==> inputs of v18 <==
## TOP_VIEW
module TOP_VIEW#(parameter alu_width =16)
(
  input wire [alu_width-1:0]    A,B,
  input wire                    clk,rst,
  input wire [3:0]              alu_fun,
  output wire                   arith_flag,carry_out,logic_flag,comp_flag,shift_flag,
  output wire [alu_width-1:0]   arith_out,logic_out,comp_out,shift_out
  );
wire                  comp_enable ;
wire                  shift_enable ;
wire                  logic_enable ;
wire                  arith_enable ;
  DECODER_UNIT U_decoder(
  .alu_fun(alu_fun[3:2]),
  .arith_enable(arith_enable),
  .logic_enable(logic_enable),
  .shift_enable(shift_enable),
  .comp_enable(comp_enable)
  );
  ARITHMATIC_UNIT U_arithmatic(
  .A(A),
  .arith_enable(arith_enable),
  .B(B),
  .clk(clk),
  .rst(rst),
  .alu_fun(alu_fun[1:0]),
  .arith_out(arith_out),
  .arith_flag(arith_flag),
  .carry_out(carry_out)
  );
   LOGIC_UNIT U_logic(
  .A(A),
  .logic_enable(logic_enable),
  .B(B),
  .clk(clk),
  .rst(rst),
  .alu_fun(alu_fun[1:0]),
  .logic_out(logic_out),
  .logic_flag(logic_flag)
   );
   comparsion_unit U_comp (
  .A(A),
  .comp_enable(comp_enable),
  .B(B),
  .clk(clk),
  .rst(rst),
  .alu_fun(alu_fun[1:0]),
  .comp_out(comp_out),
  .comp_flag(comp_flag)
  );
  shift_unit U_shift(
  .A(A),
  .shift_enable(shift_enable),
  .B(B),
  .clk(clk),
  .rst(rst),
  .alu_fun(alu_fun[1:0]),
  .shift_out(shift_out),
  .shift_flag(shift_flag)
  );
endmodule
export LEC_CHECK = 0
export CAP_MARGIN = 20
export CORE_MARGIN = 2
export CORE_UTILIZATION = 70
export CTS_CLUSTER_DIAMETER = 52
export SETUP_SLACK_MARGIN = -2.0
export SLEW_MARGIN = 20
export TNS_END_PERCENT = 5
create_clock -name core_clock -period 29.5 [get_ports {clk}]
run.sh (not shown) runs the stock make flow with config.mk's settings and CLKGATE_MAP_FILE=.
==> v7 (differences from v18) <==
--- a/flow/config.mk
+++ b/flow/config.mk
@@ -7,8 +7,8 @@
 export LEC_CHECK = 0
 export CAP_MARGIN = 20
 export CORE_MARGIN = 2
-export CORE_UTILIZATION = 70
-export CTS_CLUSTER_DIAMETER = 52
-export SETUP_SLACK_MARGIN = -2.0
+export CORE_UTILIZATION = 40
+export CTS_CLUSTER_DIAMETER = 20
+export MAX_ROUTING_LAYER = met4
+export SETUP_SLACK_MARGIN = 5.0
 export SLEW_MARGIN = 20
-export TNS_END_PERCENT = 5
==> flow/constraint.sdc (replaced) <==
create_clock -name core_clock -period 36.0 [get_ports {clk}]
set_input_delay 7.2000 -clock core_clock [delete_from_list [all_inputs] [get_ports {clk}]]
set_output_delay 7.2000 -clock core_clock [all_outputs]
set_load 0.01 [all_outputs]
==> v13 (differences from v18) <==
==> flow/config.mk (replaced) <==
export PLATFORM = sky130hd
export DESIGN_NAME = TOP_VIEW
export DESIGN_NICKNAME = TOP_VIEW
export VERILOG_FILES = /design/flow/design.v
export SDC_FILE = /design/flow/constraint.sdc
export NUM_CORES = 4
export LEC_CHECK = 0
export CAP_MARGIN = 20
export CELL_PAD_IN_SITES_GLOBAL_PLACEMENT = 2
export CORE_MARGIN = 7
export CORE_UTILIZATION = 60
export SLEW_MARGIN = 20
==> flow/constraint.sdc (replaced) <==
create_clock -name core_clock -period 36.0 [get_ports {clk}]
set_input_delay 7.2000 -clock core_clock [delete_from_list [all_inputs] [get_ports {clk}]]
set_output_delay 7.2000 -clock core_clock [all_outputs]
set_load 0.01 [all_outputs]
==> v35 (differences from v18) <==
--- a/flow/config.mk
+++ b/flow/config.mk
@@ -7,8 +7,7 @@
 export LEC_CHECK = 0
 export CAP_MARGIN = 20
 export CORE_MARGIN = 2
-export CORE_UTILIZATION = 70
-export CTS_CLUSTER_DIAMETER = 52
-export SETUP_SLACK_MARGIN = -2.0
+export CORE_UTILIZATION = 58
+export CTS_CLUSTER_DIAMETER = 40
+export SETUP_SLACK_MARGIN = 4.58
 export SLEW_MARGIN = 20
-export TNS_END_PERCENT = 5
==> flow/constraint.sdc (replaced) <==
create_clock -name core_clock -period 23.4 [get_ports {clk}]
set_input_delay 4.6800 -clock core_clock [delete_from_list [all_inputs] [get_ports {clk}]]
set_output_delay 4.6800 -clock core_clock [all_outputs]
set_load 0.01 [all_outputs]
==> qor summary <==
Met1 wire length: v35 25500 µm; v18 -; v13 -; v7 26700 µm
Met3 wire len: v35 9940 µm; v18 -; v13 -; v7 4930 µm
CP arrival: v35 31340 ps; v18 -; v13 -; v7 33070 ps
Non-filler cells in the finished layout: v35 3085; v18 -; v13 -; v7 2895
Sw frac: v35 49.8%; v18 -; v13 -; v7 50.5%
Top power consumer group: v35 combinational logic; v18 -; v13 -; v7 combinational logic
Post-place setup slack: v35 -7690 ps; v18 -3910 ps; v13 -; v7 -408 ps
Final hold viol count: v35 0; v18 -; v13 -; v7 0
Number of well taps: v35 378; v18 -; v13 -; v7 525
Start point of the critical path: v35 B[3]; v18 -; v13 -; v7 B[7]
Total number of warnings across the stage logs: v35 66; v18 -; v13 -; v7 64
Number of fillers in the final layout: v35 1468; v18 -; v13 -; v7 3611
Flop share of the area: v35 5.63%; v18 -; v13 -; v7 6.24%
Maximum single-stage delay on the critical path: v35 560 ps; v18 -; v13 -; v7 590 ps
Proportion of cell area occupied by multi-input gates: v35 64.1%; v18 -; v13 -; v7 71.5%
Worst slew margin relative to its limit: v35 42.2%; v18 -; v13 -; v7 29.5%
Run status: v35 complete, but fails checks; v18 aborted with a tool error; v13 aborted with a tool error; v7 finished clean
Stage where the flow stopped: v35 -; v18 global routing; v13 global placement without I/O; v7 -
Reasons for failing layout checks: v35 setup timing; v18 -; v13 -; v7 -
Count of non-CTS inverters in the layout: v35 204; v18 -; v13 -; v7 204
Hold buffer count at cts: v35 0; v18 0; v13 -; v7 0
Sequential-cell power consumption: v35 0.104 mW; v18 -; v13 -; v7 0.0676 mW
Final worst-path setup slack: v35 -7760 ps; v18 -; v13 -; v7 3140 ps
Area grow syn2layout: v35 47.9%; v18 -; v13 -; v7 33.5%
Clk slew on worst S/H paths: v35 80 ps; v18 -; v13 -; v7 90 ps
Total count of max-transition violations in the final report: v35 0; v18 -; v13 -; v7 0
Power and IR drop assume default switching activity.
